==> build 41 <==
Design pcs_10g_top, start of the top module:
module pcs_10g_top #(
    parameter INIT_IDLE_DISPATCH = 1   
) (
    input  wire        clk,            
    input  wire        rst_n,          
    input  wire [63:0] xgmii_txd,      
    input  wire [7:0]  xgmii_txc,      
    output wire [63:0] xgmii_rxd,      
    output wire [7:0]  xgmii_rxc,      
    output wire [15:0] gth_txdata,     
    output wire [1:0]  gth_txheader,   
    output wire        gth_txdata_valid,
    input  wire [15:0] gth_rxdata,     
    input  wire [1:0]  gth_rxheader,   
    input  wire        gth_rxdata_valid,
    input  wire        gth_rxheader_valid,
    output wire        gth_txsequence_done,  
    input  wire        gth_rxgearboxslip,    
    output wire        block_lock,     
    output wire        hi_ber,         
    output wire        pcs_status,     
    output wire        rx_link_up,     
    output wire        tx_encode_err,  
    output wire        rx_decode_err,  
    output wire [15:0] ber_count,      
    output wire [7:0]  errored_blocks, 
    input  wire        status_read,    
    output wire        pcs_status_ll   
);
make LEC_CHECK=0 CAP_MARGIN=5 CELL_PAD_IN_SITES_GLOBAL_PLACEMENT=1 CORE_MARGIN=10 CORE_UTILIZATION=70 CTS_CLUSTER_SIZE=38 GPL_TIMING_DRIVEN=0 HOLD_SLACK_MARGIN=0.27 MAX_ROUTING_LAYER=met5 PLACE_DENSITY_LB_ADDON=0.11 SLEW_MARGIN=0 TNS_END_PERCENT=5 finish   # period 2.99 ns
run.sh (not shown) runs the stock make flow with config.mk's settings and CLKGATE_MAP_FILE=.
==> build 21 (differences from build 41) <==
Settings changed: CAP_MARGIN 5 to 20, CELL_PAD_IN_SITES_GLOBAL_PLACEMENT 1 to not set, CORE_MARGIN 10 to 2, CORE_UTILIZATION 70 to 67, CTS_CLUSTER_SIZE 38 to not set, GPL_TIMING_DRIVEN 0 to not set, HOLD_SLACK_MARGIN 0.27 to not set, MAX_ROUTING_LAYER met5 to not set, PLACE_DENSITY_LB_ADDON 0.11 to not set, SETUP_SLACK_MARGIN set to -0.21, SLEW_MARGIN 0 to 20, TNS_END_PERCENT 5 to not set.
==> flow/constraint.sdc (replaced) <==
create_clock -name core_clock -period 2.3 [get_ports {clk}]
set_input_delay 0.4600 -clock core_clock [delete_from_list [all_inputs] [get_ports {clk}]]
set_output_delay 0.4600 -clock core_clock [all_outputs]
set_load 0.01 [all_outputs]
==> results <==
item                                                                                     build 41                    build 21
Syn Inst Count                                                                              4,327                       4,327
Outcome                                                                            did not finish  complete, but fails checks
Failing step                                                                 3_1_place_gp_skip_io                           -
Reasons for failing layout checks                                                               -                setup timing
Floorplan row count                                                                            87                          89
Core outline area                                                                     56,500 um^2                 59,000 um^2
Post-synthesis share of cell area spent on xor and xnor gates                               6.80%                       6.80%
Yosys synthesis warning count                                                                   8                           8
Post-Synth Simple-Gate Area                                                                 15.6%                       15.6%
Die Size                                                                              67,200 um^2                 61,700 um^2
Yosys aoi share                                                                             20.2%                       20.2%
Avg Synthesized Cell Area                                                               9.26 um^2                   9.26 um^2
Distinct lib cells used                                                                        90                          90
Share of synthesized cell area in full adder, half adder and majority cells                0.469%                      0.469%
Initial Util                                                                                70.9%                       67.9%
MUX area fraction                                                                           4.76%                       4.76%
X dimension of the die                                                                     259 um                      248 um
Die height                                                                                 259 um                      248 um
Number of standard cells reported by yosys                                                  4,327                       4,327
Area share, top type                                                                        37.0%                       37.0%

==> inputs of run G <==
Starting RTL as in the previous note.
// pcs_10g_top
module pcs_10g_top #(
    parameter INIT_IDLE_DISPATCH = 1   
) (
    input  wire        clk,            
    input  wire        rst_n,          
    input  wire [63:0] xgmii_txd,      
    input  wire [7:0]  xgmii_txc,      
    output wire [63:0] xgmii_rxd,      
    output wire [7:0]  xgmii_rxc,      
    output wire [15:0] gth_txdata,     
    output wire [1:0]  gth_txheader,   
    output wire        gth_txdata_valid,
    input  wire [15:0] gth_rxdata,     
    input  wire [1:0]  gth_rxheader,   
    input  wire        gth_rxdata_valid,
    input  wire        gth_rxheader_valid,
    output wire        gth_txsequence_done,  
    input  wire        gth_rxgearboxslip,    
    output wire        block_lock,     
    output wire        hi_ber,         
    output wire        pcs_status,     
    output wire        rx_link_up,     
    output wire        tx_encode_err,  
    output wire        rx_decode_err,  
    output wire [15:0] ber_count,      
    output wire [7:0]  errored_blocks, 
    input  wire        status_read,    
    output wire        pcs_status_ll   
);
export LEC_CHECK = 0
export ABC_AREA = 1
export CAP_MARGIN = 30
export CORE_ASPECT_RATIO = 1.38
export CORE_MARGIN = 2
export CORE_UTILIZATION = 21
export CTS_CLUSTER_DIAMETER = 37
export GPL_ROUTABILITY_DRIVEN = 0
export GPL_TIMING_DRIVEN = 0
export HOLD_SLACK_MARGIN = 0.18
export PLACE_DENSITY_LB_ADDON = 0.1
export SLEW_MARGIN = 30
export TNS_END_PERCENT = 50
create_clock -name core_clock -period 2.58 [get_ports {clk}]
==> run F: changes against run G <==
Settings changed: ABC_AREA 1 to unset, CAP_MARGIN 30 to 20, CORE_ASPECT_RATIO 1.38 to unset, CORE_UTILIZATION 21 to 40, CTS_CLUSTER_DIAMETER 37 to unset, GPL_ROUTABILITY_DRIVEN 0 to unset, GPL_TIMING_DRIVEN 0 to unset, HOLD_SLACK_MARGIN 0.18 to unset, PLACE_DENSITY_LB_ADDON 0.1 to unset, SLEW_MARGIN 30 to 20, TNS_END_PERCENT 50 to unset.
==> flow/constraint.sdc (replaced) <==
create_clock -name core_clock -period 4.13 [get_ports {clk}]
set_input_delay 0.8260 -clock core_clock [delete_from_list [all_inputs] [get_ports {clk}]]
set_output_delay 0.8260 -clock core_clock [all_outputs]
set_load 0.01 [all_outputs]
==> results.sh <==
# yosys + openroad results
export IMPL_synthTopLogicFamily="AND-OR/OR-AND gates"
export IMPL_met1_usage_pct=38.8
export IMPL_first_pass_iters=14
export IMPL_grt_pass1_vias=33000
export IMPL_pwr_group_clock_uw=7810
export IMPL_status="complete, no violations"
# the run above: run F

==> results.sh <==
# yosys + openroad results
export IMPL_pwr_group_clock_uw=18800
export IMPL_setup_ws_ps=-74.2
export IMPL_synthTopLogicFamily="simple AND/OR/NAND/NOR gates"
export IMPL_finalSetupViolCount=2
export IMPL_status="complete, but fails checks"
export IMPL_first_pass_iters=6
export IMPL_so_violations="negative setup slack"
# the run above: run G


==> inputs of harbor <==
Starting RTL as in the previous note.
clock: 2.3 ns
lec_check: 0
cap_margin: 10
core_margin: 2
core_utilization: 72
cts_cluster_size: 15
setup_slack_margin: -0.21
slew_margin: 20
==> lagoon: changes against harbor <==
Settings changed: ABC_AREA set to 0, CAP_MARGIN 10 to 15, CELL_PAD_IN_SITES_DETAIL_PLACEMENT set to 2, CELL_PAD_IN_SITES_GLOBAL_PLACEMENT set to 2, CORE_UTILIZATION 72 to 46, CTS_CLUSTER_SIZE 15 to 53, GPL_TIMING_DRIVEN set to 1, PLACE_DENSITY_LB_ADDON set to 0.07, SETUP_SLACK_MARGIN -0.21 to 0.25, SLEW_MARGIN 20 to 25.
==> flow/constraint.sdc (replaced) <==
create_clock -name core_clock -period 2.62 [get_ports {clk}]
set_input_delay 0.5240 -clock core_clock [delete_from_list [all_inputs] [get_ports {clk}]]
set_output_delay 0.5240 -clock core_clock [all_outputs]
set_load 0.01 [all_outputs]
==> yarrow: changes against harbor <==
Settings changed: CAP_MARGIN 10 to 20, CELL_PAD_IN_SITES_GLOBAL_PLACEMENT set to 1, CORE_UTILIZATION 72 to 70, CTS_CLUSTER_SIZE 15 to 43, GPL_TIMING_DRIVEN set to 1, HOLD_SLACK_MARGIN set to 0.27, MAX_ROUTING_LAYER set to met5, PLACE_DENSITY_LB_ADDON set to 0.11, SETUP_SLACK_MARGIN -0.21 to 0.12, SLEW_MARGIN 20 to 0, TNS_END_PERCENT set to 5.
==> flow/constraint.sdc (replaced) <==
create_clock -name core_clock -period 2.99 [get_ports {clk}]
set_input_delay 0.5980 -clock core_clock [delete_from_list [all_inputs] [get_ports {clk}]]
set_output_delay 0.5980 -clock core_clock [all_outputs]
set_load 0.01 [all_outputs]
==> violet: changes against harbor <==
Settings changed: CORE_UTILIZATION 72 to 67, HOLD_SLACK_MARGIN set to 0.29.
==> comparison table <==
|  | yarrow | lagoon | harbor | violet |
|---|---|---|---|---|
| Status | aborted with a tool error | aborted with a tool error | aborted with a tool error | complete, but fails checks |
| Failing step | 3_1_place_gp_skip_io | 4_1_cts | 5_1_grt | - |
| Reasons for failing layout checks | - | - | - | negative setup slack |
| HPWL Detailed | - | 137,000 um | 98,500 um | 93,100 um |
| Root buffer selected by CTS | - | - | sky130_fd_sc_hd__clkbuf_16 | sky130_fd_sc_hd__clkbuf_16 |
| Bufs on Longest Clock Path | - | - | 3 | 3 |
| Row Count | 87 | 108 | 86 | 89 |
| Post-cts resize count | - | - | 36 | 16 |
| Number of H-tree branching levels | - | - | 3 | 3 |
| Area after detailed placement | - | 46,800 um^2 | 46,500 um^2 | 46,600 um^2 |
| Number of hold-repair buffers added at the cts stage | - | - | 1 | 1 |
| Number of top-level design ports | - | 219 | 219 | 219 |
| Post-synthesis chip area from yosys | 40,000 um^2 | 40,000 um^2 | 40,000 um^2 | 40,000 um^2 |
| Fraction of the core area occupied by cells at floorplan | 70.9% | 46.3% | 72.7% | 67.9% |
| Cts bufs inserted | - | - | 76 | 76 |
| Number of instances in the placed design | - | 5,811 | 5,452 | 5,481 |
| Number of clock sinks seen by CTS | - | - | 747 | 747 |
| Total die size | 59,100 um^2 | 89,400 um^2 | 57,500 um^2 | 61,700 um^2 |
| Height of the die | 243 um | 299 um | 240 um | 248 um |
| Most frequent cell after synthesis | sky130_fd_sc_hd__nand2_1 | sky130_fd_sc_hd__nand2_1 | sky130_fd_sc_hd__nand2_1 | sky130_fd_sc_hd__nand2_1 |
| Complex-gate fraction of the synthesized area | 20.2% | 20.2% | 20.2% | 20.2% |
| Dpl ws | - | -0.649 ns | -0.881 ns | -0.861 ns |
| Post-CTS Repair Setup Buffers | - | - | 8 | 0 |
| Global placement routability congestion | - | 0.936 | 1.03 | 1.02 |
| DIE WIDTH | 243 um | 299 um | 240 um | 248 um |
| Core area | 56,500 um^2 | 86,500 um^2 | 55,100 um^2 | 59,000 um^2 |
| Number of buffers inserted by port buffering | - | 215 | 215 | 215 |

==> 12-07 <==
Starting RTL as in the previous note.
// pcs_10g_top
module pcs_10g_top #(
    parameter INIT_IDLE_DISPATCH = 1   
) (
    input  wire        clk,            
    input  wire        rst_n,          
    input  wire [63:0] xgmii_txd,      
    input  wire [7:0]  xgmii_txc,      
    output wire [63:0] xgmii_rxd,      
    output wire [7:0]  xgmii_rxc,      
    output wire [15:0] gth_txdata,     
    output wire [1:0]  gth_txheader,   
    output wire        gth_txdata_valid,
    input  wire [15:0] gth_rxdata,     
    input  wire [1:0]  gth_rxheader,   
    input  wire        gth_rxdata_valid,
    input  wire        gth_rxheader_valid,
    output wire        gth_txsequence_done,  
    input  wire        gth_rxgearboxslip,    
    output wire        block_lock,     
    output wire        hi_ber,         
    output wire        pcs_status,     
    output wire        rx_link_up,     
    output wire        tx_encode_err,  
    output wire        rx_decode_err,  
    output wire [15:0] ber_count,      
    output wire [7:0]  errored_blocks, 
    input  wire        status_read,    
    output wire        pcs_status_ll   
);
clock: 5.0 ns
lec_check: 0
cap_margin: 20
core_margin: 2
core_utilization: 40
slew_margin: 20
==> 09-03 (differences from 12-07) <==
CORE_UTILIZATION = 66   (was 40)
CTS_CLUSTER_SIZE = 42   (was not set)
==> flow/constraint.sdc (replaced) <==
create_clock -name core_clock -period 1.65 [get_ports {clk}]
set_input_delay 0.3300 -clock core_clock [delete_from_list [all_inputs] [get_ports {clk}]]
set_output_delay 0.3300 -clock core_clock [all_outputs]
set_load 0.01 [all_outputs]
==> notes <==
12-07 went through all stages and came out clean. 09-03 died in global routing (5_1_grt) with DPL-0038.
In area after synthesis, 09-03 and 12-07 do not differ.
Between 09-03 and 12-07, the lower die area is in 09-03 (gap 39%, measured against 12-07).
In synthesized cell count, 12-07 and 09-03 do not differ.

==> inputs of job 703 <==
pcs_10g_top again, from the RTL that the note above started with.
## pcs_10g_top
module pcs_10g_top #(
    parameter INIT_IDLE_DISPATCH = 1   
) (
    input  wire        clk,            
    input  wire        rst_n,          
    input  wire [63:0] xgmii_txd,      
    input  wire [7:0]  xgmii_txc,      
    output wire [63:0] xgmii_rxd,      
    output wire [7:0]  xgmii_rxc,      
    output wire [15:0] gth_txdata,     
    output wire [1:0]  gth_txheader,   
    output wire        gth_txdata_valid,
    input  wire [15:0] gth_rxdata,     
    input  wire [1:0]  gth_rxheader,   
    input  wire        gth_rxdata_valid,
    input  wire        gth_rxheader_valid,
    output wire        gth_txsequence_done,  
    input  wire        gth_rxgearboxslip,    
    output wire        block_lock,     
    output wire        hi_ber,         
    output wire        pcs_status,     
    output wire        rx_link_up,     
    output wire        tx_encode_err,  
    output wire        rx_decode_err,  
    output wire [15:0] ber_count,      
    output wire [7:0]  errored_blocks, 
    input  wire        status_read,    
    output wire        pcs_status_ll   
);
==> flow/config.mk <==
export PLATFORM = sky130hd
export DESIGN_NAME = pcs_10g_top
export DESIGN_NICKNAME = pcs_10g_top
export VERILOG_FILES = /design/flow/design.v
export SDC_FILE = /design/flow/constraint.sdc
export NUM_CORES = 4
export LEC_CHECK = 0
export CAP_MARGIN = 5
export CELL_PAD_IN_SITES_GLOBAL_PLACEMENT = 1
export CORE_ASPECT_RATIO = 0.71
export CORE_MARGIN = 10
export CORE_UTILIZATION = 70
export CTS_CLUSTER_DIAMETER = 70
export CTS_CLUSTER_SIZE = 38
export GPL_TIMING_DRIVEN = 0
export HOLD_SLACK_MARGIN = 0.27
export MAX_ROUTING_LAYER = met5
export PLACE_DENSITY_LB_ADDON = 0.11
export SLEW_MARGIN = 0
export TNS_END_PERCENT = 5
==> flow/constraint.sdc <==
create_clock -name core_clock -period 2.68 [get_ports {clk}]
set_input_delay 0.5360 -clock core_clock [delete_from_list [all_inputs] [get_ports {clk}]]
set_output_delay 0.5360 -clock core_clock [all_outputs]
set_load 0.01 [all_outputs]
==> job 8721 (differences from job 703) <==
==> flow/config.mk (replaced) <==
export PLATFORM = sky130hd
export DESIGN_NAME = pcs_10g_top
export DESIGN_NICKNAME = pcs_10g_top
export VERILOG_FILES = /design/flow/design.v
export SDC_FILE = /design/flow/constraint.sdc
export NUM_CORES = 4
export LEC_CHECK = 0
export CAP_MARGIN = 5
export CORE_MARGIN = 2
export CORE_UTILIZATION = 66
export CTS_CLUSTER_SIZE = 70
export GPL_TIMING_DRIVEN = 1
export MAX_ROUTING_LAYER = met5
export PLACE_DENSITY = 0.6
export SLEW_MARGIN = 20
export TNS_END_PERCENT = 80
==> flow/constraint.sdc (replaced) <==
create_clock -name core_clock -period 2.42 [get_ports {clk}]
set_input_delay 0.4840 -clock core_clock [delete_from_list [all_inputs] [get_ports {clk}]]
set_output_delay 0.4840 -clock core_clock [all_outputs]
set_load 0.01 [all_outputs]
==> comparison table <==
item	job 703	job 8721
Run status	stopped before the end	complete, but fails checks
Failing step	global placement without I/O (3_1_place_gp_skip_io)	-
Layout check failures	-	negative setup slack
Dominant flop cell	dfrtp_1	dfrtp_1
Core Region	0.0563 mm2	0.0601 mm2
Die span in y	222 um	250 um
Instance tally after logic synthesis	4327	4327
Distinct lib cells used	90	90
Xor/xnor cell area share of the yosys netlist	6.80%	6.80%
Top cell type by instance count after synthesis	nand2_1	nand2_1
Complex Gates by Area	20.2%	20.2%
Number of synthesis warnings	8	8
Fraction of the mapped netlist area in simple logic gates	15.6%	15.6%
Avg Inst Size Synth	9.26 um2	9.26 um2
Share of flip-flops with an asynchronous set or reset after synthesis	100%	100%
Fraction of synthesized area in multiplexers	4.76%	4.76%
Netlist area before placement	0.0400 mm2	0.0400 mm2
Number of rows in the core area	73	90
Largest area contributor in the netlist	dfrtp_1	dfrtp_1
Cell count in the Yosys report	4327	4327
Horizontal die dimension	304 um	250 um
Initial core utilization	71.2%	66.6%
Fa+ha+maj area frac	0.469%	0.469%
Yosys stat chip area	0.0400 mm2	0.0400 mm2
Count of library flops with an enable pin	0	0
DIE AREA	0.0673 mm2	0.0627 mm2
Largest type area fraction	37.0%	37.0%
Post-synthesis sequential area ratio	47.2%	47.2%
